## design/flow/run.sh

```bash
#!/bin/bash
# the make line also repeats each setting of config.mk as NAME=value (left out here)
make -C /OpenROAD-flow-scripts/flow DESIGN_CONFIG=/design/flow/config.mk WORK_HOME=/design/flow/orfs CLKGATE_MAP_FILE= finish
```

## design/flow/config.mk

```make
export PLATFORM = sky130hd
export DESIGN_NAME = circ
export DESIGN_NICKNAME = circ
export VERILOG_FILES = /design/flow/design.v
export SDC_FILE = /design/flow/constraint.sdc
export NUM_CORES = 4
export LEC_CHECK = 0
export ABC_AREA = 1
export CAP_MARGIN = 5
export CORE_MARGIN = 2
export CORE_UTILIZATION = 64
export CTS_CLUSTER_DIAMETER = 344
export CTS_CLUSTER_SIZE = 77
export HOLD_SLACK_MARGIN = 0.29
export SLEW_MARGIN = 20
```

## design/flow/constraint.sdc

```tcl
create_clock -name core_clock -period 43.5 [get_ports {clk}]
set_input_delay 8.7000 -clock core_clock [delete_from_list [all_inputs] [get_ports {clk}]]
set_output_delay 8.7000 -clock core_clock [all_outputs]
set_load 0.01 [all_outputs]
```

## design/flow/design.v

```verilog
`timescale 1ns/10ps
module circ(clk, reset, pushin, Xin, Rin, pushout, Yout);
input clk,reset,pushin;
input [23:0] Xin,Rin;
output pushout;
output [23:0] Yout;
reg [23:0] Xl,Rl;
reg V1;
reg [47:0] X2,R2,diff,Diff;
reg V2;
reg V3;
reg [24:0] res;
reg [26:0] rv;
always @(posedge(clk) or posedge(reset)) begin
  if(reset) begin
    V1<=0;
    Xl<=0;
    Rl<=0;
  end else begin
    V1<= pushin;
    Xl<= Xin;
    Rl<= Rin;
  end
end
always @(posedge(clk) or posedge(reset)) begin
  if(reset) begin
    V2 <= 0;
    X2 <= 0;
    R2 <= 0;
  end else begin
    V2 <= V1;
    X2 <= Xl*Xl;
    R2 <= Rl*Rl;
  end
end
always @(posedge(clk) or posedge(reset)) begin
 if(reset) begin
  V3 <= 0;
  Diff <= 0;
 end else begin
  V3 <= V2;
  Diff <= R2-X2;
 end
end
integer ix;
always @(*) begin
 res=0;
 rv=0;
 diff=Diff;
 for(ix=0; ix < 24; ix=ix+1) begin 
   rv = { rv[24:0], diff[47:46] };
   diff={ diff[45:0],2'b0};
   if( { 1'b0,res[23:0],2'b1 } <= rv ) begin
     rv=rv - { 1'b0,res[23:0],2'b1 };
     res = { res[23:0],1'b1 };
   end else res= { res[23:0],1'b0 };
 end
end
assign pushout=V3;
assign Yout = res[23:0];
endmodule
```

==> changes_impl.md, run 1 <==
### Implementation results

- Async set-reset flop share out of synthesis: 1.00
- Xor/xnor share of the synthesized area: 0.0450
- Cell with the most instances after synthesis: sky130_fd_sc_hd__nand2_1
- Post-synth EDFFs: 0
- Instance count of the mapped netlist: 10877
- Initial core utilization: 0.644
- First logged error message: [ERROR GRT-0116] Global routing finished with congestion. Check the congestion regions in the DRC Viewer.
- I/O pins: 76
- Largest area contributor in the netlist: sky130_fd_sc_hd__fa_1
- Chip footprint: 119000 sq um
- Top-area cell share: 0.227
- Post-synthesis sequential area ratio: 0.0647
- Area fraction in compound gates after synthesis: 0.0971
- Last stage the flow got to: global routing
- Sinks on the clock net: 193
- Avg Cell Area, Syn: 6.86 sq um
- Total CTS buffers: 17
- Area fraction in full adders, half adders and majority gates: 0.382
- Yosys cell count: 10877
- Port-buffer cells: 75
- Multiplexer area fraction after synthesis: 0.000302
- Cell count after placement: 14577
- Largest buffer count on any clock path: 2
- Grt total ovfl: 5
- Number of storage elements in the synthesis netlist: 193
- Largest non-sequential cell family by area: adder cells
- Overall track demand over capacity in global routing: 0.667
- Leading cell types by total area after synthesis: sky130_fd_sc_hd__fa_1 23%, sky130_fd_sc_hd__ha_1 16%, sky130_fd_sc_hd__nand2_1 13%
- Chip Width: 345 microns
- Max H-tree Level: 4
- Post-Synth Simple-Gate Area: 0.274
- Distinct lib cells used: 74
- Summed instance area of the synthesized netlist: 74600 sq um
- Final estimated routing congestion in global placement: 1.11
- Hold Buf Count CTS: 0
- Chip area in the Yosys report: 74600 sq um
- Std-Cell Rows: 125
- Detail Placement HPWL: 245000 microns
- Count of yosys warnings during synthesis: 1
- Floorplan die height: 345 microns
- Area inside the core boundary: 116000 sq um
- Main flop type after synthesis: sky130_fd_sc_hd__dfrtp_1
- Clock root buffer: sky130_fd_sc_hd__clkbuf_16
- Status: aborted with a tool error
- Synth top cells by count: 2647 x sky130_fd_sc_hd__nand2_1, 2369 x sky130_fd_sc_hd__inv_1, 925 x sky130_fd_sc_hd__ha_1
-- layer usage --
layer	global-route usage	GRT overflow
met1	0.678	0
met2	0.868	1
met3	0.465	0
met4	0.622	4
met5	0.300	0
-- metrics by stage --
step | hold WS, ns | utilization | setup TNS (ns) | worst slack, ns | instance area (sq um)
global placement | 0.339 | 0.827 | -2.14 | -1.74 | 95800
detailed placement | 0.338 | 0.827 | -5.94 | -3.52 | 95800
CTS | 0.369 | 0.844 | -1.65 | -1.48 | 97800
floorplan | 0.331 | - | -3.89 | -2.63 | 77400
-- repair_timing --
| item | in CTS |
|---|---|
| endpoints found under the hold margin | 0 |
| endpoints found under the setup margin | 3 |
| pin swaps | 82 |
| gates resized | 205 |
| buffers inserted | 61 |
| cloned | 9 |
==> inputs of run 2 (changes only) <==
- CAP_MARGIN: 5 -> 20
- CORE_UTILIZATION: 64 -> 70
- CTS_CLUSTER_DIAMETER: 344 -> 379
- CTS_CLUSTER_SIZE: 77 -> not set
- HOLD_SLACK_MARGIN: 0.29 -> not set
- clock period: 43.5 -> 44.1 ns (I/O delays scaled with it)
==> changes_impl.md, run 2 <==
### Implementation results

- Status: aborted with a tool error
- Last stage the flow got to: clock tree synthesis
- First logged error message: [ERROR DPL-0033] detailed placement checks failed during check placement.
- Std-Cell Rows: 119
- Port-buffer cells: 75
- Instance count of the mapped netlist: 10877
- Largest non-sequential cell family by area: adder cells
- Top-area cell share: 0.227
- Final estimated routing congestion in global placement: 1.16
- Main flop type after synthesis: sky130_fd_sc_hd__dfrtp_1
- Chip footprint: 109000 sq um
- Synth top cells by count: 2647 x sky130_fd_sc_hd__nand2_1, 2369 x sky130_fd_sc_hd__inv_1, 925 x sky130_fd_sc_hd__ha_1
- Summed instance area of the synthesized netlist: 74600 sq um
- Area fraction in full adders, half adders and majority gates: 0.382
- Area inside the core boundary: 106000 sq um
- Number of storage elements in the synthesis netlist: 193
- Chip area in the Yosys report: 74600 sq um
- Distinct lib cells used: 74
- Multiplexer area fraction after synthesis: 0.000302
- Cell with the most instances after synthesis: sky130_fd_sc_hd__nand2_1
- Floorplan die height: 330 microns
- Area fraction in compound gates after synthesis: 0.0971
- Place WS: -2.54 ns
- I/O pins: 76
- Largest area contributor in the netlist: sky130_fd_sc_hd__fa_1
- Chip Width: 330 microns
- Detail Placement HPWL: 247000 microns
- Xor/xnor share of the synthesized area: 0.0450
- Initial core utilization: 0.707
- Yosys cell count: 10877
- Async set-reset flop share out of synthesis: 1.00
- Avg Cell Area, Syn: 6.86 sq um
- Post-synthesis sequential area ratio: 0.0647
- Count of yosys warnings during synthesis: 1
- Post-synth EDFFs: 0
- Post-Synth Simple-Gate Area: 0.274
- Leading cell types by total area after synthesis: sky130_fd_sc_hd__fa_1 23%, sky130_fd_sc_hd__ha_1 16%, sky130_fd_sc_hd__nand2_1 13%
## run 2: metrics by stage
step                setup TNS [ns]   util  cell area [sq um]  hold slack, ns  instances
floorplan                    -2.93      -              77400           0.331      10879
global placement             -1.06  0.900              95000           0.337      14375
detailed placement           -3.65  0.900              95000           0.371      14375
==> inputs of run 3 (changes only) <==
- CAP_MARGIN: 20 -> 0
- CELL_PAD_IN_SITES_DETAIL_PLACEMENT: not set -> 0
- CORE_UTILIZATION: 70 -> 72
- CTS_CLUSTER_DIAMETER: 379 -> 234
- CTS_CLUSTER_SIZE: not set -> 43
- GPL_TIMING_DRIVEN: not set -> 1
- HOLD_SLACK_MARGIN: not set -> 0.29
- PLACE_DENSITY: not set -> 0.65
- SETUP_SLACK_MARGIN: not set -> -2.0
- SLEW_MARGIN: 20 -> 10
- clock period: 44.1 -> 44.0 ns (I/O delays scaled with it)
==> changes_impl.md, run 3 <==
### Implementation results

- Yosys cell count: 10877
- Largest non-sequential cell family by area: adder cells
- Post-synthesis sequential area ratio: 0.0647
- Synth top cells by count: 2647 x sky130_fd_sc_hd__nand2_1, 2369 x sky130_fd_sc_hd__inv_1, 925 x sky130_fd_sc_hd__ha_1
- Top-area cell share: 0.227
- Area fraction in full adders, half adders and majority gates: 0.382
- Port-buffer cells: 75
- Floorplan die height: 326 microns
- Detail Placement HPWL: 247000 microns
- Chip Width: 326 microns
- Async set-reset flop share out of synthesis: 1.00
- Final estimated routing congestion in global placement: 1.15
- Number of storage elements in the synthesis netlist: 193
- Clock root buffer: sky130_fd_sc_hd__clkbuf_16
- Cell with the most instances after synthesis: sky130_fd_sc_hd__nand2_1
- Count of yosys warnings during synthesis: 1
- Max H-tree Level: 4
- Last stage the flow got to: global routing
- Post-synth EDFFs: 0
- Overall track demand over capacity in global routing: 0.919
- Summed instance area of the synthesized netlist: 74600 sq um
- Grt total ovfl: 2671
- Hold Buf Count CTS: 0
- Multiplexer area fraction after synthesis: 0.000302
- Initial core utilization: 0.723
- Largest area contributor in the netlist: sky130_fd_sc_hd__fa_1
- Distinct lib cells used: 74
- Xor/xnor share of the synthesized area: 0.0450
- First logged error message: [ERROR GRT-0116] Global routing finished with congestion. Check the congestion regions in the DRC Viewer.
- Placed cell area: 93600 sq um
- Largest buffer count on any clock path: 2
- Area inside the core boundary: 103000 sq um
- Instance count of the mapped netlist: 10877
- Main flop type after synthesis: sky130_fd_sc_hd__dfrtp_1
- Chip footprint: 106000 sq um
- Total CTS buffers: 17
- Chip area in the Yosys report: 74600 sq um
- Post-Synth Simple-Gate Area: 0.274
- Status: aborted with a tool error
- Sinks on the clock net: 193
- Avg Cell Area, Syn: 6.86 sq um
- Std-Cell Rows: 118
- Area fraction in compound gates after synthesis: 0.0971
- I/O pins: 76
- Leading cell types by total area after synthesis: sky130_fd_sc_hd__fa_1 23%, sky130_fd_sc_hd__ha_1 16%, sky130_fd_sc_hd__nand2_1 13%
-- run 3: per-layer routing --
metal / overflow / track usage
met1: 251 / 0.895
met2: 1514 / 1.04
met3: 240 / 0.824
met4: 642 / 0.931
met5: 24 / 0.665
-- run 3: stage by stage --
step / worst slack [ns] / cells
after floorplan: -3.36 / 10879
after global placement: -1.21 / 14344
after detailed placement: -3.78 / 14344
after CTS: -2.40 / 14427
-- run 3: what timing repair did --
action                     4_1_cts
setup endpoints to repair        2
pin swaps                       50
gates resized                  137
hold endpoints to repair         0
cloned                           9
setup buffers                   46
==> inputs of run 4 (changes only) <==
- ABC_AREA: 1 -> not set
- CAP_MARGIN: 0 -> 20
- CELL_PAD_IN_SITES_DETAIL_PLACEMENT: 0 -> not set
- CORE_MARGIN: 2 -> 3
- CORE_UTILIZATION: 72 -> 34
- CTS_CLUSTER_DIAMETER: 234 -> not set
- CTS_CLUSTER_SIZE: 43 -> not set
- GPL_TIMING_DRIVEN: 1 -> not set
- HOLD_SLACK_MARGIN: 0.29 -> not set
- PLACE_DENSITY: 0.65 -> not set
- SETUP_SLACK_MARGIN: -2.0 -> not set
- SLEW_MARGIN: 10 -> 20
- clock period: 44.0 -> 80.0 ns (I/O delays scaled with it)
==> changes_impl.md, run 4 <==
### Physical design

- Final Critical Period: 75.83 ns
- Worst hold path type: register to register
- Number of storage elements in the synthesis netlist: 193
- Initial core utilization: 0.343
- Hold-critical path depth: 0
- Setup-failing EPs final: 0
- Chip Width: 458 microns
- Max incr delay on CP: 0.59 ns
- Chip area in the Yosys report: 69500 sq um
- Critical path destination: Yout[0]
- Grt total ovfl: 0
- Area inside the core boundary: 203000 sq um
- Count of yosys warnings during synthesis: 1
- Utilization after layout: 0.374
- Capture point of the worst reg-to-reg path: R2[47]
- Cell with the largest stage delay on the worst path: sky130_fd_sc_hd__or4_4
- Worst Setup End Kind: output port
- Tool warning count: 268
- Max Fanout on Critical Path: 34
- Slew headroom: 0.266
- Yosys cell count: 8428
- Final count of pins violating max slew: 0
- TritonCTS clock tree: done
- Kind of start point of the critical path: register
- Transition time of the tightest slew-check pin: 1.09 ns
- Critical path's most frequent cell: sky130_fd_sc_hd__a21oi_1
- Detailed-route via count: 60496
- DRT iter0 DRCs: 4759
- Maximum achievable frequency: 0.0132 GHz
- Area fraction in compound gates after synthesis: 0.188
- Area growth syn-to-layout: 9.05%
- Maximum number of pins on one net before global-route repair: 82
- Max cap viols: 0
- Max H-tree Level: 4
- Critical path depth in cells: 339
- Distinct lib cells used: 131
- Leading cell types by total area after synthesis: sky130_fd_sc_hd__fa_1 24%, sky130_fd_sc_hd__ha_1 17%, sky130_fd_sc_hd__inv_1 7.7%
- Data required time of the worst path: 64.00 ns
- Overall track demand over capacity in global routing: 0.216
- Later-pin clock latency in the skew report: 0.53 ns
- Post-route DRC violation count: 0
- Xor/xnor share of the synthesized area: 0.0595
- Status: timing/DRC/antenna clean
- Vias in the first global route: 62063
- Net count of the finished layout: 10315
- Largest buffer count on any clock path: 2
- Detail Placement HPWL: 184000 microns
- Cell class contributing the biggest share of worst-path delay: AND-OR/OR-AND gates
- Clock slew seen by the registers of the worst setup and hold paths: 0.08 ns
- Summed instance area of the synthesized netlist: 69500 sq um
- Design Area, Final: 75800 sq um
- Port-buffer cells: 75
- Post-synth EDFFs: 0
- Async set-reset flop share out of synthesis: 1.00
- Avg Cell Area, Syn: 8.25 sq um
- Startpoint of the most critical hold path: V1
- Global-route wire length before repair: 357000 microns
- Number of antenna violations at the first check in global routing: 11
- Main flop type after synthesis: sky130_fd_sc_hd__dfrtp_1
- Worst-case clock skew: 0.0121 ns
- Routed Wire Length: 230000 microns
- Number of inserted filler cells in the final layout: 20923
- Post-Synth Simple-Gate Area: 0.164
- Total CTS buffers: 17
- Pre-antenna DRT Iters: 7
- Area fraction in full adders, half adders and majority gates: 0.410
- Floorplan die height: 458 microns
- Final estimated routing congestion in global placement: 0.987
- Hold Fails Final Rpt: 0
- Synth top cells by count: 1417 x sky130_fd_sc_hd__inv_1, 925 x sky130_fd_sc_hd__ha_1, 845 x sky130_fd_sc_hd__fa_1
- Chip footprint: 210000 sq um
- Multiplexer area fraction after synthesis: 0.0148
- Clock root buffer: sky130_fd_sc_hd__clkbuf_16
- Cell with the most instances after synthesis: sky130_fd_sc_hd__inv_1
- Largest non-sequential cell family by area: adder cells
- Largest area contributor in the netlist: sky130_fd_sc_hd__fa_1
- Wirelength per Cell: 20.6 microns
- Antenna-violating nets left: 0
- Instance count of the mapped netlist: 8428
- Placed cell area: 74000 sq um
- Start point of the critical path: Diff[46]
- Count of buffering cells on the critical path with inverters included: 40
- Sinks on the clock net: 193
- End point of the worst hold path: V2
- Worst-case reg-to-reg path depth: 54
- Data arrival time of the critical path: 59.83 ns
- Vias per inst: 5.41
- I/O pins: 76
- Top-area cell share: 0.243
- Comb area: 58800 sq um
- R2R Setup Slk: 68.06 ns
- Flip-flop and latch area: 4830 sq um
- Critical register-to-register path startpoint: Rl[7]
- Final cycle utilization of the critical path: 0.948
- Std-Cell Rows: 165
- Post-synthesis sequential area ratio: 0.0695
- Critical path class: register to output port
==> run 4: what timing repair did <==
| action | in CTS | in global routing |
|---|---|---|
| hold buffers | 0 | 0 |
| pin swaps | 3 | 33 |
| resized | 24 | 179 |
| gates cloned | 2 | 3 |
| setup endpoints to repair | 2 | 3 |
| setup buffers | 12 | 49 |
==> run 4: cell type report <==
| cell class | instances | share of cell area |
|---|---|---|
| flip-flops and latches | 193 | 0.0638 |
| well taps | 2672 | 0.0441 |
| multi-input cells | 6520 | 0.776 |
| inverters | 1432 | 0.0714 |
| repair inverters | 1 | 0.0000990 |
| clock inverters | 14 | 0.00213 |
| clock buffers | 18 | 0.00566 |
| repair buffers | 329 | 0.0366 |
| diodes | 1 | 0.0000330 |
==> run 4: through the flow <==
stage	setup slack, ns	hold slack, ns	setup TNS [ns]	instances
global placement	-1.40	0.333	-1.40	11081
floorplan	0.0590	0.331	0	8430
finish	4.17	0.356	0	11180
detailed placement	-2.72	0.336	-2.72	11081
CTS	0.0706	0.355	0	11127
global route	-0.287	0.359	-0.287	11179
==> run 4: metal layers <==
layer  part of all wire  GRT usage
met5                  0          0
met1               0.43      0.281
met3              0.049     0.0185
met4              0.038     0.0730
met2               0.48      0.374
==> inputs of run 5 (changes only) <==
- ABC_AREA: not set -> 1
- CAP_MARGIN: 20 -> 5
- CORE_MARGIN: 3 -> 2
- CORE_UTILIZATION: 34 -> 72
- CTS_CLUSTER_DIAMETER: not set -> 397
- CTS_CLUSTER_SIZE: not set -> 36
- HOLD_SLACK_MARGIN: not set -> 0.29
- PLACE_DENSITY: not set -> 0.66
- SETUP_SLACK_MARGIN: not set -> -2.0
- clock period: 80.0 -> 42.8 ns (I/O delays scaled with it)
==> changes_impl.md, run 5 <==
### Implementation results

- Async set-reset flop share out of synthesis: 1.00
- Area inside the core boundary: 103000 sq um
- Detail Placement HPWL: 254000 microns
- Main flop type after synthesis: sky130_fd_sc_hd__dfrtp_1
- Summed instance area of the synthesized netlist: 74600 sq um
- Chip footprint: 106000 sq um
- Port-buffer cells: 75
- Std-Cell Rows: 118
- Largest area contributor in the netlist: sky130_fd_sc_hd__fa_1
- Area fraction in compound gates after synthesis: 0.0971
- Status: aborted with a tool error
- Largest non-sequential cell family by area: adder cells
- Xor/xnor share of the synthesized area: 0.0450
- Chip Width: 326 microns
- Grt total ovfl: 4351
- Largest buffer count on any clock path: 2
- Max H-tree Level: 4
- Instance count of the mapped netlist: 10877
- Multiplexer area fraction after synthesis: 0.000302
- I/O pins: 76
- Post-Synth Simple-Gate Area: 0.274
- Avg Cell Area, Syn: 6.86 sq um
- Sinks on the clock net: 193
- Leading cell types by total area after synthesis: sky130_fd_sc_hd__fa_1 23%, sky130_fd_sc_hd__ha_1 16%, sky130_fd_sc_hd__nand2_1 13%
- Cell with the most instances after synthesis: sky130_fd_sc_hd__nand2_1
- Total CTS buffers: 17
- Place WS: -4.18 ns
- Final estimated routing congestion in global placement: 1.14
- Top-area cell share: 0.227
- Overall track demand over capacity in global routing: 0.966
- Number of storage elements in the synthesis netlist: 193
- Post-synthesis sequential area ratio: 0.0647
- Last stage the flow got to: global routing
- Post-synth EDFFs: 0
- Distinct lib cells used: 74
- Yosys cell count: 10877
- Initial core utilization: 0.723
- Count of yosys warnings during synthesis: 1
- Clock root buffer: sky130_fd_sc_hd__clkbuf_16
- Area fraction in full adders, half adders and majority gates: 0.382
- Synth top cells by count: 2647 x sky130_fd_sc_hd__nand2_1, 2369 x sky130_fd_sc_hd__inv_1, 925 x sky130_fd_sc_hd__ha_1
- First logged error message: [ERROR GRT-0116] Global routing finished with congestion. Check the congestion regions in the DRC Viewer.
- Chip area in the Yosys report: 74600 sq um
- Floorplan die height: 326 microns
[run 5: repair_timing]
action,CTS
setup buffers,61
resized,136
pin swaps,42
gates cloned,4
hold buffers,0
endpoints found under the setup margin,3
[run 5: per-stage QoR]
step	cell area, sq um	instances
after floorplan	76900	10879
after global placement	94800	14397
after detailed placement	94800	14397
after CTS	96400	14488
[run 5: metal layers]
metal  GRT overflow  GRT usage
met5             30      0.721
met4            884      0.984
met3            334      0.863
met2           2650       1.10
met1            453      0.930
==> inputs of run 6 (changes only) <==
- SETUP_SLACK_MARGIN: -2.0 -> not set
- clock period: 42.8 -> 47.5 ns (I/O delays scaled with it)
==> changes_impl.md, run 6 <==
### Physical design

- Status: complete, but fails checks
- Violated checks: setup timing
- Critical register-to-register path startpoint: Xl[9]
- Max H-tree Level: 4
- Overall track demand over capacity in global routing: 0.466
- Slew headroom: 0.312
- I/O pins: 76
- Chip Width: 326 microns
- Wirelength per Cell: 20.5 microns
- Filler-free cell count of the finished design: 12906
- Count of buffering cells on the critical path with inverters included: 51
- Setup TNS after final layout: -1.57 ns
- Grt total ovfl: 0
- Std-Cell Rows: 118
- Synth top cells by count: 2647 x sky130_fd_sc_hd__nand2_1, 2369 x sky130_fd_sc_hd__inv_1, 925 x sky130_fd_sc_hd__ha_1
- Number of antenna violations at the first check in global routing: 9
- Chip area in the Yosys report: 74600 sq um
- Cell with the largest stage delay on the worst path: sky130_fd_sc_hd__a21oi_2
- Net count of the finished layout: 13330
- Global-route wire length before repair: 394000 microns
- Detail Placement HPWL: 197000 microns
- Largest area contributor in the netlist: sky130_fd_sc_hd__fa_1
- Worst Setup Slack, final: -1.52 ns
- Cell count after placement: 12647
- Setup-failing EPs final: 2
- Total CTS buffers: 17
- Yosys cell count: 10877
- Post-route DRC violation count: 0
- Data required time of the worst path: 38.00 ns
- Multiplexer area fraction after synthesis: 0.000302
- Instance count of the mapped netlist: 10877
- Chip footprint: 106000 sq um
- Main flop type after synthesis: sky130_fd_sc_hd__dfrtp_1
- Worst-case clock skew: 0.0247 ns
- Start point of the critical path: Diff[44]
- Later-pin clock latency in the skew report: 0.53 ns
- Routed Wire Length: 265000 microns
- Detailed-route via count: 79034
- Critical path depth in cells: 282
- Final count of pins violating max slew: 0
- Critical path destination: Yout[0]
- Vias in the first global route: 77532
- Clock root buffer: sky130_fd_sc_hd__clkbuf_16
- Summed instance area of the synthesized netlist: 74600 sq um
- Final cycle utilization of the critical path: 1.03
- Critical path's most frequent cell: sky130_fd_sc_hd__nand2_1
- End point of the worst hold path: V3
- Number of inserted filler cells in the final layout: 6671
- DRT iter0 DRCs: 9766
- Final Critical Period: 49.02 ns
- Avg Cell Area, Syn: 6.86 sq um
- Sinks on the clock net: 193
- Worst hold path type: register to register
- Area fraction in compound gates after synthesis: 0.0971
- Tool warning count: 272
- R2R Setup Slk: 37.31 ns
- Worst-case reg-to-reg path depth: 51
- Initial core utilization: 0.723
- Capture point of the worst reg-to-reg path: X2[46]
- Count of yosys warnings during synthesis: 1
- Cell class contributing the biggest share of worst-path delay: simple AND/OR/NAND/NOR gates
- Leading cell types by total area after synthesis: sky130_fd_sc_hd__fa_1 23%, sky130_fd_sc_hd__ha_1 16%, sky130_fd_sc_hd__nand2_1 13%
- Area fraction in full adders, half adders and majority gates: 0.382
- Startpoint of the most critical hold path: V2
- Cell with the most instances after synthesis: sky130_fd_sc_hd__nand2_1
- Maximum number of pins on one net before global-route repair: 86
- Largest buffer count on any clock path: 2
- Hold-critical path depth: 0
- Post-Synth Simple-Gate Area: 0.274
- Post-synthesis sequential area ratio: 0.0647
- Critical path class: register to output port
- TritonCTS clock tree: done
- Async set-reset flop share out of synthesis: 1.00
- Top-area cell share: 0.227
- Area growth syn-to-layout: 15.5%
- Xor/xnor share of the synthesized area: 0.0450
- Pre-antenna DRT Iters: 17
- Final estimated routing congestion in global placement: 1.17
- Hold Fails Final Rpt: 0
- Distinct lib cells used: 74
- Port-buffer cells: 75
- Vias per inst: 6.12
- Largest non-sequential cell family by area: adder cells
- Max cap viols: 0
- Post-synth EDFFs: 0
- Max incr delay on CP: 0.45 ns
- Clock slew seen by the registers of the worst setup and hold paths: 0.09 ns
- Data arrival time of the critical path: 39.52 ns
- Worst Setup End Kind: output port
- Unrepaired setup endpoints after global routing: true
- Smallest hold slack: 0.369 ns
- Antenna-violating nets left: 0
- Number of storage elements in the synthesis netlist: 193
- Floorplan die height: 326 microns
- Transition time of the tightest slew-check pin: 1.03 ns
- Kind of start point of the critical path: register
- Max Fanout on Critical Path: 14
- Maximum achievable frequency: 0.0204 GHz
- Area inside the core boundary: 103000 sq um
==> run 6: what timing repair did <==
item | in CTS | in global routing
setup endpoints to repair | 2 | 3
cloned | 14 | 5
hold buffers | 0 | 0
resized | 265 | 594
setup buffers | 83 | 122
pin swaps | 87 | 212
hold endpoints to repair | 0 | 0
==> run 6: area by class of cell <==
cell class	instances	area, sq um	share of cell area
Multi-Input combinational cell	8098	63400	0.736
Clock buffer	18	429	0.00498
Clock inverter	14	181	0.00211
Tap cell	1380	1730	0.0200
Antenna cell	4	10.0	0.000116
Inverter	2413	9160	0.106
Sequential cell	193	4830	0.0561
Timing Repair inverter	1	8.76	0.000102
Timing Repair Buffer	785	6390	0.0742
==> run 6: layer usage <==
metal  vias to the layer above  routed length (microns)  GRT usage  share of wire
li1                      34814                        -          -              -
met1                     36264                    90500      0.551           0.34
met2                      5894                   116000      0.750           0.44
met3                      2044                    33000      0.104           0.12
met4                        18                    25300      0.335          0.095
met5                         -                      139          0        0.00052
==> run 6: per-stage QoR <==
| stage | utilization | worst slack, ns | instance area [sq um] |
|---|---|---|---|
| after global routing | 0.835 | -3.22 | 86100 |
| after detailed placement | 0.778 | -1.97 | 80300 |
| after floorplan | - | -1.37 | 75400 |
| final | 0.835 | -1.52 | 86200 |
| after CTS | 0.800 | 0.0260 | 82600 |
| after global placement | 0.778 | -0.500 | 80300 |
==> inputs of run 7 (changes only) <==
- CAP_MARGIN: 5 -> 20
- CORE_UTILIZATION: 72 -> 69
- CTS_CLUSTER_DIAMETER: 397 -> not set
- CTS_CLUSTER_SIZE: 36 -> not set
- HOLD_SLACK_MARGIN: 0.29 -> not set
- PLACE_DENSITY: 0.66 -> not set
- clock period: 47.5 -> 124.0 ns (I/O delays scaled with it)
==> changes_impl.md, run 7 <==
### Implementation results

- Synth top cells by count: 2647 x sky130_fd_sc_hd__nand2_1, 2369 x sky130_fd_sc_hd__inv_1, 925 x sky130_fd_sc_hd__ha_1
- Std-Cell Rows: 120
- Overall track demand over capacity in global routing: 0.728
- Max H-tree Level: 4
- Cell with the most instances after synthesis: sky130_fd_sc_hd__nand2_1
- Post-synthesis sequential area ratio: 0.0647
- Total CTS buffers: 17
- Floorplan die height: 333 microns
- Initial core utilization: 0.696
- Status: aborted with a tool error
- Top-area cell share: 0.227
- Clock root buffer: sky130_fd_sc_hd__clkbuf_16
- Chip Width: 333 microns
- Largest non-sequential cell family by area: adder cells
- I/O pins: 76
- Summed instance area of the synthesized netlist: 74600 sq um
- Chip area in the Yosys report: 74600 sq um
- Chip footprint: 111000 sq um
- First logged error message: [ERROR GRT-0232] Routing congestion too high. Check the congestion heatmap in the GUI.
- Instance count of the mapped netlist: 10877
- Distinct lib cells used: 74
- Final estimated routing congestion in global placement: 1.08
- Leading cell types by total area after synthesis: sky130_fd_sc_hd__fa_1 23%, sky130_fd_sc_hd__ha_1 16%, sky130_fd_sc_hd__nand2_1 13%
- Number of storage elements in the synthesis netlist: 193
- Largest area contributor in the netlist: sky130_fd_sc_hd__fa_1
- Grt total ovfl: 444
- Sinks on the clock net: 193
- Port-buffer cells: 75
- Multiplexer area fraction after synthesis: 0.000302
- Area fraction in compound gates after synthesis: 0.0971
- Largest buffer count on any clock path: 2
- Count of yosys warnings during synthesis: 1
- Post-synth EDFFs: 0
- Post-Synth Simple-Gate Area: 0.274
- Avg Cell Area, Syn: 6.86 sq um
- Area inside the core boundary: 107000 sq um
- Area fraction in full adders, half adders and majority gates: 0.382
- Gates resized, CTS repair: 0
- Yosys cell count: 10877
- Async set-reset flop share out of synthesis: 1.00
- Detail Placement HPWL: 226000 microns
- Hold Buf Count CTS: 0
- Buffer count from post-CTS setup fixing: 0
- Last stage the flow got to: global routing
- Xor/xnor share of the synthesized area: 0.0450
- Main flop type after synthesis: sky130_fd_sc_hd__dfrtp_1
[run 7: through the flow]
stage / setup slack [ns] / std cells / area (sq um)
4_1_cts: 40.63 / 12274 / 77200
2_1_floorplan: 54.38 / 10879 / 74600
3_3_place_gp: 43.07 / 12242 / 76500
3_5_place_dp: 41.35 / 12242 / 76500
[run 7: per-layer routing]
| layer | GRT overflow | GRT usage |
|---|---|---|
| met1 | 45 | 0.760 |
| met2 | 214 | 0.902 |
| met3 | 48 | 0.561 |
| met4 | 134 | 0.613 |
| met5 | 3 | 0.413 |
==> inputs of run 8 (changes only) <==
- ABC_AREA: 1 -> not set
- CELL_PAD_IN_SITES_GLOBAL_PLACEMENT: not set -> 3
- CORE_UTILIZATION: 69 -> 19
- CTS_CLUSTER_DIAMETER: not set -> 354
- HOLD_SLACK_MARGIN: not set -> -0.0
- MAX_ROUTING_LAYER: not set -> met4
- PLACE_DENSITY_LB_ADDON: not set -> 0.18
- SETUP_SLACK_MARGIN: not set -> 5.0
- clock period: 124.0 -> 118.0 ns (I/O delays scaled with it)
==> changes_impl.md, run 8 <==
### Physical design

- Capture point of the worst reg-to-reg path: R2[47]
- Status: timing/DRC/antenna clean
- Chip footprint: 371000 sq um
- Cell class contributing the biggest share of worst-path delay: simple AND/OR/NAND/NOR gates
- Worst-case clock skew: 0.0395 ns
- Sinks on the clock net: 193
- Tool warning count: 268
- Cell count after placement: 13146
- Overall track demand over capacity in global routing: 0.163
- Wirelength per Cell: 22.5 microns
- Vias per inst: 4.43
- Hold-critical path depth: 0
- I/O pins: 76
- Critical path's most frequent cell: sky130_fd_sc_hd__a21oi_1
- Worst Setup End Kind: output port
- Count of buffering cells on the critical path with inverters included: 49
- Critical path depth in cells: 331
- Critical path class: register to output port
- Post-synth EDFFs: 0
- Final Critical Period: 102.98 ns
- Post-route DRC violation count: 0
- Avg Cell Area, Syn: 8.25 sq um
- Post-synthesis sequential area ratio: 0.0695
- R2R Setup Slk: 105.74 ns
- Xor/xnor share of the synthesized area: 0.0595
- Chip Width: 609 microns
- Data arrival time of the critical path: 79.38 ns
- Transition time of the tightest slew-check pin: 1.09 ns
- Max Fanout on Critical Path: 42
- Largest area contributor in the netlist: sky130_fd_sc_hd__fa_1
- End point of the worst hold path: V3
- TritonCTS clock tree: done
- Post-Synth Simple-Gate Area: 0.164
- Area inside the core boundary: 365000 sq um
- Total CTS buffers: 25
- Summed instance area of the synthesized netlist: 69500 sq um
- Area fraction in compound gates after synthesis: 0.188
- Distinct lib cells used: 131
- Initial core utilization: 0.190
- Setup-failing EPs final: 0
- Area fraction in full adders, half adders and majority gates: 0.410
- Cell with the largest stage delay on the worst path: sky130_fd_sc_hd__inv_1
- Maximum achievable frequency: 0.00971 GHz
- Worst-case reg-to-reg path depth: 53
- Synth top cells by count: 1417 x sky130_fd_sc_hd__inv_1, 925 x sky130_fd_sc_hd__ha_1, 845 x sky130_fd_sc_hd__fa_1
- Kind of start point of the critical path: register
- Placed cell area: 76000 sq um
- Floorplan die height: 609 microns
- Leading cell types by total area after synthesis: sky130_fd_sc_hd__fa_1 24%, sky130_fd_sc_hd__ha_1 17%, sky130_fd_sc_hd__inv_1 7.7%
- Design Area, Final: 76800 sq um
- Number of antenna violations at the first check in global routing: 13
- Unrepaired setup endpoints after global routing: false
- Port-buffer cells: 75
- Count of yosys warnings during synthesis: 1
- Instance count of the mapped netlist: 8428
- Filler-free cell count of the finished design: 13184
- Start point of the critical path: Diff[46]
- Number of storage elements in the synthesis netlist: 193
- Multiplexer area fraction after synthesis: 0.0148
- Hold Buf Count CTS: 0
- Later-pin clock latency in the skew report: 0.57 ns
- Gates resized, CTS repair: 0
- Max incr delay on CP: 0.87 ns
- Max cap viols: 0
- Buffer count from post-CTS setup fixing: 0
- Vias in the first global route: 62813
- Worst hold path type: register to register
- Final count of pins violating max slew: 0
- Startpoint of the most critical hold path: V2
- Critical path destination: Yout[0]
- Chip area in the Yosys report: 69500 sq um
- Std-Cell Rows: 222
- Slew headroom: 0.256
- Top-area cell share: 0.243
- Grt total ovfl: 0
- Antenna-violating nets left: 0
- Async set-reset flop share out of synthesis: 1.00
- Pre-antenna DRT Iters: 8
- Max H-tree Level: 4
- Data required time of the worst path: 94.40 ns
- Main flop type after synthesis: sky130_fd_sc_hd__dfrtp_1
- Clock slew seen by the registers of the worst setup and hold paths: 0.06 ns
- Maximum number of pins on one net before global-route repair: 52
- Global-route wire length before repair: 440000 microns
- Routed Wire Length: 297000 microns
- Clock root buffer: sky130_fd_sc_hd__clkbuf_16
- Area growth syn-to-layout: 10.5%
- Net count of the finished layout: 10178
- Final estimated routing congestion in global placement: 0.845
- Detailed-route via count: 58456
- Final cycle utilization of the critical path: 0.873
- DRT iter0 DRCs: 3407
- Hold Fails Final Rpt: 0
- Detail Placement HPWL: 243000 microns
- Setup TNS after final layout: 0 ns
- Cell with the most instances after synthesis: sky130_fd_sc_hd__inv_1
- Yosys cell count: 8428
- Critical register-to-register path startpoint: Rl[9]
- Largest buffer count on any clock path: 3
- Largest non-sequential cell family by area: adder cells
## run 8: layer usage
metal | GRT usage | wire [microns] | up-vias
met5 | - | 0 | -
met4 | 0.0170 | 2850 | 0
met3 | 0.00619 | 5390 | 136
met2 | 0.274 | 142000 | 806
met1 | 0.224 | 146000 | 29577
li1 | - | - | 27937
## run 8: area by class of cell
cell class / count / area (sq um)
multi-input cells: 6518 / 58200
diodes: 6 / 15.0
clock buffers: 27 / 653
well taps: 4816 / 6030
repair buffers: 187 / 1590
inverters: 1432 / 5390
flip-flops and latches: 193 / 4830
fillers: 40885 / 288000
clock inverters: 5 / 82.6
## run 8: stage by stage
step                      hold slack, ns  setup slack (ns)   util
final                              0.348             15.02  0.210
after global routing               0.365              7.62  0.210
after global placement             0.335             16.77  0.208
after detailed placement           0.338             15.20  0.208
after CTS                          0.353             14.39  0.210
after floorplan                    0.331             25.13      -
==> inputs of run 9 (changes only) <==
- CAP_MARGIN: 20 -> 0
- CELL_PAD_IN_SITES_DETAIL_PLACEMENT: not set -> 0
- CELL_PAD_IN_SITES_GLOBAL_PLACEMENT: 3 -> not set
- CORE_UTILIZATION: 19 -> 72
- CTS_CLUSTER_DIAMETER: 354 -> not set
- CTS_CLUSTER_SIZE: not set -> 43
- GPL_TIMING_DRIVEN: not set -> 1
- HOLD_SLACK_MARGIN: -0.0 -> not set
- MAX_ROUTING_LAYER: met4 -> not set
- PLACE_DENSITY_LB_ADDON: 0.18 -> not set
- SETUP_SLACK_MARGIN: 5.0 -> not set
- SLEW_MARGIN: 20 -> 10
- clock period: 118.0 -> 65.0 ns (I/O delays scaled with it)
==> changes_impl.md, run 9 <==
### Physical design

- Post-Synth Simple-Gate Area: 0.164
- Post-synth EDFFs: 0
- Unrepaired setup endpoints after global routing: true
- Chip Width: 315 microns
- Count of buffering cells on the critical path with inverters included: 45
- Top-area cell share: 0.243
- Avg Cell Area, Syn: 8.25 sq um
- Placed cell area: 79200 sq um
- Number of storage elements in the synthesis netlist: 193
- Kind of start point of the critical path: register
- Detail Placement HPWL: 193000 microns
- Post-route DRC violation count: 0
- Worst Setup Slack, final: -1.70 ns
- Later-pin clock latency in the skew report: 0.55 ns
- Utilization after layout: 0.864
- Area growth syn-to-layout: 18.5%
- Max Fanout on Critical Path: 14
- Critical path class: register to output port
- Port-buffer cells: 75
- Antenna-violating nets left: 0
- Maximum number of pins on one net before global-route repair: 124
- Number of antenna violations at the first check in global routing: 12
- I/O pins: 76
- Critical path destination: Yout[0]
- Synth top cells by count: 1417 x sky130_fd_sc_hd__inv_1, 925 x sky130_fd_sc_hd__ha_1, 845 x sky130_fd_sc_hd__fa_1
- Total CTS buffers: 17
- Distinct lib cells used: 131
- Slew headroom: 0.184
- Worst-case clock skew: 0.0215 ns
- Std-Cell Rows: 113
- Hold Buf Count CTS: 0
- Tool warning count: 277
- Yosys cell count: 8428
- Largest buffer count on any clock path: 2
- Design Area, Final: 82300 sq um
- Summed instance area of the synthesized netlist: 69500 sq um
- Wirelength per Cell: 25.0 microns
- Max incr delay on CP: 0.60 ns
- Vias per inst: 6.75
- Largest area contributor in the netlist: sky130_fd_sc_hd__fa_1
- Violated checks: setup timing
- Sinks on the clock net: 193
- Capture point of the worst reg-to-reg path: R2[47]
- Final cycle utilization of the critical path: 1.03
- Area inside the core boundary: 95300 sq um
- Clock root buffer: sky130_fd_sc_hd__clkbuf_16
- Area fraction in compound gates after synthesis: 0.188
- Cell with the most instances after synthesis: sky130_fd_sc_hd__inv_1
- Async set-reset flop share out of synthesis: 1.00
- Worst-case reg-to-reg path depth: 53
- Setup TNS after final layout: -1.70 ns
- Setup-failing EPs final: 1
- Max H-tree Level: 4
- Hold-critical path depth: 0
- Vias in the first global route: 73849
- Clock slew seen by the registers of the worst setup and hold paths: 0.08 ns
- Number of inserted filler cells in the final layout: 5115
- Chip footprint: 99000 sq um
- Maximum achievable frequency: 0.0150 GHz
- Status: complete, but fails checks
- Worst Setup End Kind: output port
- Start point of the critical path: Diff[46]
- Largest non-sequential cell family by area: adder cells
- Overall track demand over capacity in global routing: 0.524
- Grt total ovfl: 0
- Comb area: 60600 sq um
- Area fraction in full adders, half adders and majority gates: 0.410
- Data required time of the worst path: 52.00 ns
- Xor/xnor share of the synthesized area: 0.0595
- Leading cell types by total area after synthesis: sky130_fd_sc_hd__fa_1 24%, sky130_fd_sc_hd__ha_1 17%, sky130_fd_sc_hd__inv_1 7.7%
- Startpoint of the most critical hold path: V1
- Cell with the largest stage delay on the worst path: sky130_fd_sc_hd__or4_4
- DRT iter0 DRCs: 9817
- Data arrival time of the critical path: 53.70 ns
- Routed Wire Length: 265000 microns
- Multiplexer area fraction after synthesis: 0.0148
- Floorplan die height: 315 microns
- TritonCTS clock tree: done
- Detailed-route via count: 71660
- Max cap viols: 0
- Hold Fails Final Rpt: 0
- Final count of pins violating max slew: 0
- Net count of the finished layout: 11152
- Main flop type after synthesis: sky130_fd_sc_hd__dfrtp_1
- Chip area in the Yosys report: 69500 sq um
- Initial core utilization: 0.729
- Post-synthesis sequential area ratio: 0.0695
- Smallest hold slack: 0.370 ns
- Final estimated routing congestion in global placement: 1.09
- Global-route wire length before repair: 402000 microns
- Instance count of the mapped netlist: 8428
- Pre-antenna DRT Iters: 9
- Cell class contributing the biggest share of worst-path delay: AND-OR/OR-AND gates
- Transition time of the tightest slew-check pin: 1.21 ns
- Final Critical Period: 66.70 ns
- Worst hold path type: register to register
- Critical path depth in cells: 334
- End point of the worst hold path: V2
- Critical register-to-register path startpoint: Rl[1]
- R2R Setup Slk: 50.71 ns
- Flip-flop and latch area: 4830 sq um
- Count of yosys warnings during synthesis: 1
## run 9: final cells by class
cell class / count / share of cell area
repair buffers: 1167 / 0.111
inverters: 1432 / 0.0661
well taps: 1265 / 0.0192
diodes: 7 / 0.000213
clock buffers: 20 / 0.00542
multi-input cells: 6520 / 0.737
flip-flops and latches: 193 / 0.0587
clock inverters: 11 / 0.00242
## run 9: what timing repair did
| action | 4_1_cts | 5_1_grt |
|---|---|---|
| setup buffers | 112 | 29 |
| resized | 172 | 152 |
| gates cloned | 4 | 0 |
| endpoints found under the setup margin | 2 | 3 |
| pin swaps | 141 | 140 |
## run 9: through the flow
stage	setup slack, ns	instances
after floorplan	-3.45	8430
after global placement	-0.00294	10432
after detailed placement	-1.86	10432
after CTS	-0.0677	10579
after global routing	-4.80	10608
final	-1.70	10615
## run 9: per-layer routing
| metal | vias up | global-route usage | routed length, microns |
|---|---|---|---|
| met1 | 33408 | 0.607 | 89800 |
| met5 | - | 0 | 75 |
| li1 | 29869 | - | - |
| met2 | 6090 | 0.797 | 113000 |
| met4 | 12 | 0.423 | 27100 |
| met3 | 2281 | 0.172 | 34800 |
==> inputs of run 10 (changes only) <==
- CAP_MARGIN: 0 -> 20
- CELL_PAD_IN_SITES_DETAIL_PLACEMENT: 0 -> not set
- CORE_UTILIZATION: 72 -> 66
- CTS_CLUSTER_DIAMETER: not set -> 332
- CTS_CLUSTER_SIZE: 43 -> not set
- GPL_TIMING_DRIVEN: 1 -> not set
- SLEW_MARGIN: 10 -> 20
- clock period: 65.0 -> 50.0 ns (I/O delays scaled with it)
==> changes_impl.md, run 10 <==
### Implementation results

- Grt total ovfl: 76
- Post-Synth Simple-Gate Area: 0.164
- Async set-reset flop share out of synthesis: 1.00
- Port-buffer cells: 75
- Largest non-sequential cell family by area: adder cells
- Yosys cell count: 8428
- Sinks on the clock net: 193
- I/O pins: 76
- Std-Cell Rows: 119
- Largest area contributor in the netlist: sky130_fd_sc_hd__fa_1
- First logged error message: [ERROR GRT-0116] Global routing finished with congestion. Check the congestion regions in the DRC Viewer.
- Place WS: -14.07 ns
- Area fraction in compound gates after synthesis: 0.188
- Area fraction in full adders, half adders and majority gates: 0.410
- Top-area cell share: 0.243
- Largest buffer count on any clock path: 2
- Chip footprint: 108000 sq um
- Chip area in the Yosys report: 69500 sq um
- Xor/xnor share of the synthesized area: 0.0595
- Leading cell types by total area after synthesis: sky130_fd_sc_hd__fa_1 24%, sky130_fd_sc_hd__ha_1 17%, sky130_fd_sc_hd__inv_1 7.7%
- Multiplexer area fraction after synthesis: 0.0148
- Number of storage elements in the synthesis netlist: 193
- Status: aborted with a tool error
- Distinct lib cells used: 131
- Hold Buf Count CTS: 0
- Post-synth EDFFs: 0
- Chip Width: 329 microns
- Last stage the flow got to: global routing
- Floorplan die height: 329 microns
- Initial core utilization: 0.663
- Total CTS buffers: 17
- Max H-tree Level: 4
- Synth top cells by count: 1417 x sky130_fd_sc_hd__inv_1, 925 x sky130_fd_sc_hd__ha_1, 845 x sky130_fd_sc_hd__fa_1
- Cell with the most instances after synthesis: sky130_fd_sc_hd__inv_1
- Overall track demand over capacity in global routing: 0.714
- Summed instance area of the synthesized netlist: 69500 sq um
- Post-synthesis sequential area ratio: 0.0695
- Instance count of the mapped netlist: 8428
- Avg Cell Area, Syn: 8.25 sq um
- Detail Placement HPWL: 221000 microns
- Main flop type after synthesis: sky130_fd_sc_hd__dfrtp_1
- Count of yosys warnings during synthesis: 1
- Final estimated routing congestion in global placement: 1.08
- Area inside the core boundary: 105000 sq um
- Clock root buffer: sky130_fd_sc_hd__clkbuf_16
==> run 10: per-stage QoR <==
step                      cells  area, sq um
after floorplan            8430        71900
after global placement    11603        87300
after detailed placement  11603        87300
after CTS                 11861        90900
==> run 10: layer usage <==
layer	overflow	GRT usage
met2	40	0.887
met5	0	0.402
met4	32	0.638
met3	2	0.536
met1	2	0.740
==> run 10: what timing repair did <==
item,in CTS
cloned,9
pin swaps,241
buffers inserted,221
endpoints found under the setup margin,6
resized,292
==> inputs of run 11 (changes only) <==
- CORE_UTILIZATION: 66 -> 40
- CTS_CLUSTER_DIAMETER: 332 -> not set
- SETUP_SLACK_MARGIN: not set -> 5.0
- clock period: 50.0 -> 77.1 ns (I/O delays scaled with it)
==> changes_impl.md, run 11 <==
### Physical design

- Xor/xnor share of the synthesized area: 0.0595
- Worst-case reg-to-reg path depth: 53
- Post-route DRC violation count: 0
- Net count of the finished layout: 10498
- Initial core utilization: 0.404
- Avg Cell Area, Syn: 8.25 sq um
- Critical path's most frequent cell: sky130_fd_sc_hd__a21oi_1
- DRT iter0 DRCs: 4836
- Data arrival time of the critical path: 55.84 ns
- Clock slew seen by the registers of the worst setup and hold paths: 0.10 ns
- Data required time of the worst path: 61.68 ns
- Critical path class: register to output port
- Transition time of the tightest slew-check pin: 1.13 ns
- Chip area in the Yosys report: 69500 sq um
- Port-buffer cells: 75
- Std-Cell Rows: 152
- Tool warning count: 270
- Max incr delay on CP: 0.61 ns
- Sinks on the clock net: 193
- Kind of start point of the critical path: register
- R2R Setup Slk: 64.91 ns
- Critical register-to-register path startpoint: Rl[3]
- Hold Buf Count CTS: 0
- Maximum achievable frequency: 0.0140 GHz
- Chip Width: 421 microns
- Max cap viols: 0
- Clock root buffer: sky130_fd_sc_hd__clkbuf_16
- Multiplexer area fraction after synthesis: 0.0148
- Final estimated routing congestion in global placement: 0.990
- Vias in the first global route: 62075
- Detail Placement HPWL: 185000 microns
- Antenna-violating nets left: 0
- Setup-failing EPs final: 0
- Later-pin clock latency in the skew report: 0.54 ns
- Count of buffering cells on the critical path with inverters included: 40
- I/O pins: 76
- Post-synth EDFFs: 0
- Critical path depth in cells: 321
- Leading cell types by total area after synthesis: sky130_fd_sc_hd__fa_1 24%, sky130_fd_sc_hd__ha_1 17%, sky130_fd_sc_hd__inv_1 7.7%
- Pre-antenna DRT Iters: 8
- Worst-case clock skew: 0.0178 ns
- Largest non-sequential cell family by area: adder cells
- Synth top cells by count: 1417 x sky130_fd_sc_hd__inv_1, 925 x sky130_fd_sc_hd__ha_1, 845 x sky130_fd_sc_hd__fa_1
- Design Area, Final: 79500 sq um
- Summed instance area of the synthesized netlist: 69500 sq um
- Number of antenna violations at the first check in global routing: 6
- Number of storage elements in the synthesis netlist: 193
- Top-area cell share: 0.243
- Yosys cell count: 8428
- Overall track demand over capacity in global routing: 0.265
- Floorplan die height: 421 microns
- Max H-tree Level: 4
- Distinct lib cells used: 131
- End point of the worst hold path: V2
- Post-Synth Simple-Gate Area: 0.164
- Cell class contributing the biggest share of worst-path delay: simple AND/OR/NAND/NOR gates
- Status: timing/DRC/antenna clean
- Uppermost routed layer: met4
- Cell with the largest stage delay on the worst path: sky130_fd_sc_hd__or4_4
- Area growth syn-to-layout: 14.3%
- Hold-critical path depth: 0
- Wirelength per Cell: 21.7 microns
- Placed cell area: 74000 sq um
- Max Fanout on Critical Path: 14
- Length of routed met2 wiring: 114000 microns
- Largest buffer count on any clock path: 2
- Total CTS buffers: 17
- Instance count of the mapped netlist: 8428
- Cell with the most instances after synthesis: sky130_fd_sc_hd__inv_1
- Met3 layer wire length in the routed design: 13800 microns
- Area fraction in full adders, half adders and majority gates: 0.410
- Worst hold path type: register to register
- TritonCTS clock tree: done
- Area fraction in compound gates after synthesis: 0.188
- Count of yosys warnings during synthesis: 1
- Final cycle utilization of the critical path: 0.924
- Capture point of the worst reg-to-reg path: R2[47]
- Final count of pins violating max slew: 0
- Largest area contributor in the netlist: sky130_fd_sc_hd__fa_1
- Detailed-route via count: 61948
- Maximum number of pins on one net before global-route repair: 69
- Smallest hold slack: 0.338 ns
- Start point of the critical path: Diff[46]
- Startpoint of the most critical hold path: V1
- Chip footprint: 177000 sq um
- Slew headroom: 0.238
- Final Critical Period: 71.26 ns
- Main flop type after synthesis: sky130_fd_sc_hd__dfrtp_1
- Hold Fails Final Rpt: 0
- Vias per inst: 5.63
- Routed Wire Length: 239000 microns
- Worst Setup End Kind: output port
- Critical path destination: Yout[0]
- Global-route wire length before repair: 364000 microns
- Detailed-route wire length on metal 1: 104000 microns
- Post-synthesis sequential area ratio: 0.0695
- Area inside the core boundary: 172000 sq um
- Grt total ovfl: 0
- Async set-reset flop share out of synthesis: 1.00
- Unrepaired setup endpoints after global routing: true
-- run 11: final cells by class --
type	count	area (sq um)
diodes	3	7.51
clock buffers	17	425
clock inverters	15	183
fillers	16773	92700
inverters	1432	5500
multi-input cells	6531	61300
flip-flops and latches	193	4840
well taps	2310	2890
repair buffers	498	4330
repair inverters	4	37.5
-- run 11: what timing repair did --
action / CTS / global route
cloned: 16 / 10
setup endpoints to repair: 3 / 3
gates resized: 216 / 392
pin swaps: 59 / 225
setup buffers: 94 / 139
-- run 11: routing by layer --
layer / GRT usage / vias up
met5: 0 / -
met4: 0.0766 / 0
met3: 0.0266 / 427
met2: 0.452 / 2170
met1: 0.354 / 30716
li1: - / 28635
-- run 11: per-stage QoR --
step           setup WS, ns  TNS [ns]   util  std cells
2_1_floorplan          5.01         0      -       8430
3_3_place_gp          -1.16     -1.16  0.430      10709
3_5_place_dp          -2.14     -2.14  0.430      10709
4_1_cts                4.80         0  0.444      10851
5_1_grt                2.54         0  0.462      11000
6_report               5.84         0  0.462      11003
==> inputs of run 12 (changes only) <==
- ABC_AREA: not set -> 1
- CAP_MARGIN: 20 -> 0
- CORE_UTILIZATION: 40 -> 72
- CTS_CLUSTER_DIAMETER: not set -> 332
- MAX_ROUTING_LAYER: not set -> met4
- PLACE_DENSITY: not set -> 0.65
- SETUP_SLACK_MARGIN: 5.0 -> not set
- clock period: 77.1 -> 36.5 ns (I/O delays scaled with it)
==> changes_impl.md, run 12 <==
### Implementation results

- Status: aborted with a tool error
- Last stage the flow got to: clock tree synthesis
- First logged error message: [ERROR DPL-0033] detailed placement checks failed during check placement.
- Largest non-sequential cell family by area: adder cells
- Initial core utilization: 0.723
- Async set-reset flop share out of synthesis: 1.00
- Top-area cell share: 0.227
- Place WS: -9.21 ns
- I/O pins: 76
- Floorplan die height: 326 microns
- Area fraction in compound gates after synthesis: 0.0971
- Instance count of the mapped netlist: 10877
- Avg Cell Area, Syn: 6.86 sq um
- Multiplexer area fraction after synthesis: 0.000302
- Port-buffer cells: 75
- Synth top cells by count: 2647 x sky130_fd_sc_hd__nand2_1, 2369 x sky130_fd_sc_hd__inv_1, 925 x sky130_fd_sc_hd__ha_1
- Area fraction in full adders, half adders and majority gates: 0.382
- Final estimated routing congestion in global placement: 1.19
- Main flop type after synthesis: sky130_fd_sc_hd__dfrtp_1
- Post-Synth Simple-Gate Area: 0.274
- Detail Placement HPWL: 262000 microns
- Leading cell types by total area after synthesis: sky130_fd_sc_hd__fa_1 23%, sky130_fd_sc_hd__ha_1 16%, sky130_fd_sc_hd__nand2_1 13%
- Count of yosys warnings during synthesis: 1
- Post-synth EDFFs: 0
- Distinct lib cells used: 74
- Chip Width: 326 microns
- Post-synthesis sequential area ratio: 0.0647
- Chip footprint: 106000 sq um
- Area inside the core boundary: 103000 sq um
- Placed cell area: 95300 sq um
- Number of storage elements in the synthesis netlist: 193
- Yosys cell count: 10877
- Chip area in the Yosys report: 74600 sq um
- Summed instance area of the synthesized netlist: 74600 sq um
- Std-Cell Rows: 118
- Largest area contributor in the netlist: sky130_fd_sc_hd__fa_1
- Xor/xnor share of the synthesized area: 0.0450
- Cell with the most instances after synthesis: sky130_fd_sc_hd__nand2_1
==> run 12: metrics by stage <==
stage	hold slack, ns	setup TNS (ns)	cells
3_5_place_dp	0.374	-29.48	14387
3_3_place_gp	0.344	-18.58	14387
2_1_floorplan	0.331	-25.53	10879
==> inputs of run 13 (changes only) <==
- CELL_PAD_IN_SITES_DETAIL_PLACEMENT: not set -> 0
- CTS_CLUSTER_DIAMETER: 332 -> 234
- CTS_CLUSTER_SIZE: not set -> 43
- GPL_TIMING_DRIVEN: not set -> 1
- HOLD_SLACK_MARGIN: not set -> 0.27
- MAX_ROUTING_LAYER: met4 -> not set
- SETUP_SLACK_MARGIN: not set -> -2.0
- SLEW_MARGIN: 20 -> 40
- clock period: 36.5 -> 43.6 ns (I/O delays scaled with it)
==> changes_impl.md, run 13 <==
### Implementation results

- Summed instance area of the synthesized netlist: 74600 sq um
- Top-area cell share: 0.227
- Area fraction in full adders, half adders and majority gates: 0.382
- Sinks on the clock net: 193
- Cell count after placement: 14402
- Grt total ovfl: 4161
- Largest buffer count on any clock path: 2
- Largest non-sequential cell family by area: adder cells
- Initial core utilization: 0.723
- Multiplexer area fraction after synthesis: 0.000302
- Chip footprint: 106000 sq um
- Main flop type after synthesis: sky130_fd_sc_hd__dfrtp_1
- Area fraction in compound gates after synthesis: 0.0971
- Xor/xnor share of the synthesized area: 0.0450
- Final estimated routing congestion in global placement: 1.14
- First logged error message: [ERROR GRT-0116] Global routing finished with congestion. Check the congestion regions in the DRC Viewer.
- Yosys cell count: 10877
- Place WS: -3.98 ns
- Avg Cell Area, Syn: 6.86 sq um
- Count of yosys warnings during synthesis: 1
- Synth top cells by count: 2647 x sky130_fd_sc_hd__nand2_1, 2369 x sky130_fd_sc_hd__inv_1, 925 x sky130_fd_sc_hd__ha_1
- Port-buffer cells: 75
- Post-synth EDFFs: 0
- Status: aborted with a tool error
- Cell with the most instances after synthesis: sky130_fd_sc_hd__nand2_1
- Chip Width: 326 microns
- Clock root buffer: sky130_fd_sc_hd__clkbuf_16
- Post-Synth Simple-Gate Area: 0.274
- Std-Cell Rows: 118
- Chip area in the Yosys report: 74600 sq um
- Distinct lib cells used: 74
- Last stage the flow got to: global routing
- Post-synthesis sequential area ratio: 0.0647
- Overall track demand over capacity in global routing: 0.965
- Total CTS buffers: 17
- Largest area contributor in the netlist: sky130_fd_sc_hd__fa_1
- Hold Buf Count CTS: 0
- Async set-reset flop share out of synthesis: 1.00
- Number of storage elements in the synthesis netlist: 193
- Instance count of the mapped netlist: 10877
- I/O pins: 76
- Area inside the core boundary: 103000 sq um
- Leading cell types by total area after synthesis: sky130_fd_sc_hd__fa_1 23%, sky130_fd_sc_hd__ha_1 16%, sky130_fd_sc_hd__nand2_1 13%
- Detail Placement HPWL: 249000 microns
- Max H-tree Level: 4
- Floorplan die height: 326 microns
-- run 13: stage by stage --
stage	hold slack [ns]	cell area [sq um]
after detailed placement	0.355	94200
after CTS	0.373	96500
after global placement	0.332	94200
after floorplan	0.331	76200
-- run 13: timing repair --
action	CTS
buffers inserted	100
gates cloned	11
setup endpoints to repair	3
gates resized	277
pin swaps	109
-- run 13: routing by layer --
layer / track usage / overflow
met1: 0.921 / 358
met2: 1.10 / 2547
met3: 0.870 / 318
met4: 1.00 / 916
met5: 0.745 / 22
==> inputs of run 14 (changes only) <==
- ABC_AREA: 1 -> not set
- CAP_MARGIN: 0 -> 40
- CELL_PAD_IN_SITES_DETAIL_PLACEMENT: 0 -> 1
- CORE_MARGIN: 2 -> 4
- CORE_UTILIZATION: 72 -> 63
- CTS_CLUSTER_DIAMETER: 234 -> not set
- CTS_CLUSTER_SIZE: 43 -> not set
- GPL_ROUTABILITY_DRIVEN: not set -> 0
- GPL_TIMING_DRIVEN: 1 -> 0
- HOLD_SLACK_MARGIN: 0.27 -> not set
- MAX_ROUTING_LAYER: not set -> met4
- PLACE_DENSITY: 0.65 -> not set
- SETUP_SLACK_MARGIN: -2.0 -> 3.37
- SLEW_MARGIN: 40 -> 5
- TNS_END_PERCENT: not set -> 55
- clock period: 43.6 -> 44.8 ns (I/O delays scaled with it)
==> changes_impl.md, run 14 <==
### Implementation results

- Status: aborted with a tool error
- Last stage the flow got to: clock tree synthesis
- First logged error message: [ERROR DPL-0033] detailed placement checks failed during check placement.
- Summed instance area of the synthesized netlist: 69500 sq um
- Port-buffer cells: 75
- Post-synth EDFFs: 0
- Async set-reset flop share out of synthesis: 1.00
- Distinct lib cells used: 131
- Std-Cell Rows: 121
- Detail Placement HPWL: 240000 microns
- Instance count of the mapped netlist: 8428
- Post-synthesis sequential area ratio: 0.0695
- Largest area contributor in the netlist: sky130_fd_sc_hd__fa_1
- Area inside the core boundary: 109000 sq um
- Avg Cell Area, Syn: 8.25 sq um
- Floorplan die height: 340 microns
- Count of yosys warnings during synthesis: 1
- Xor/xnor share of the synthesized area: 0.0595
- Area fraction in full adders, half adders and majority gates: 0.410
- Place WS: -38.78 ns
- Initial core utilization: 0.637
- Leading cell types by total area after synthesis: sky130_fd_sc_hd__fa_1 24%, sky130_fd_sc_hd__ha_1 17%, sky130_fd_sc_hd__inv_1 7.7%
- Post-Synth Simple-Gate Area: 0.164
- Cell with the most instances after synthesis: sky130_fd_sc_hd__inv_1
- Synth top cells by count: 1417 x sky130_fd_sc_hd__inv_1, 925 x sky130_fd_sc_hd__ha_1, 845 x sky130_fd_sc_hd__fa_1
- Main flop type after synthesis: sky130_fd_sc_hd__dfrtp_1
- Chip Width: 340 microns
- Area fraction in compound gates after synthesis: 0.188
- Largest non-sequential cell family by area: adder cells
- Top-area cell share: 0.243
- Chip area in the Yosys report: 69500 sq um
- Yosys cell count: 8428
- Number of storage elements in the synthesis netlist: 193
- Multiplexer area fraction after synthesis: 0.0148
- Chip footprint: 116000 sq um
- I/O pins: 76
-- run 14: through the flow --
stage / area [sq um] / std cells
after detailed placement: 74700 / 9992
after floorplan: 71900 / 8430
after global placement: 74500 / 9981
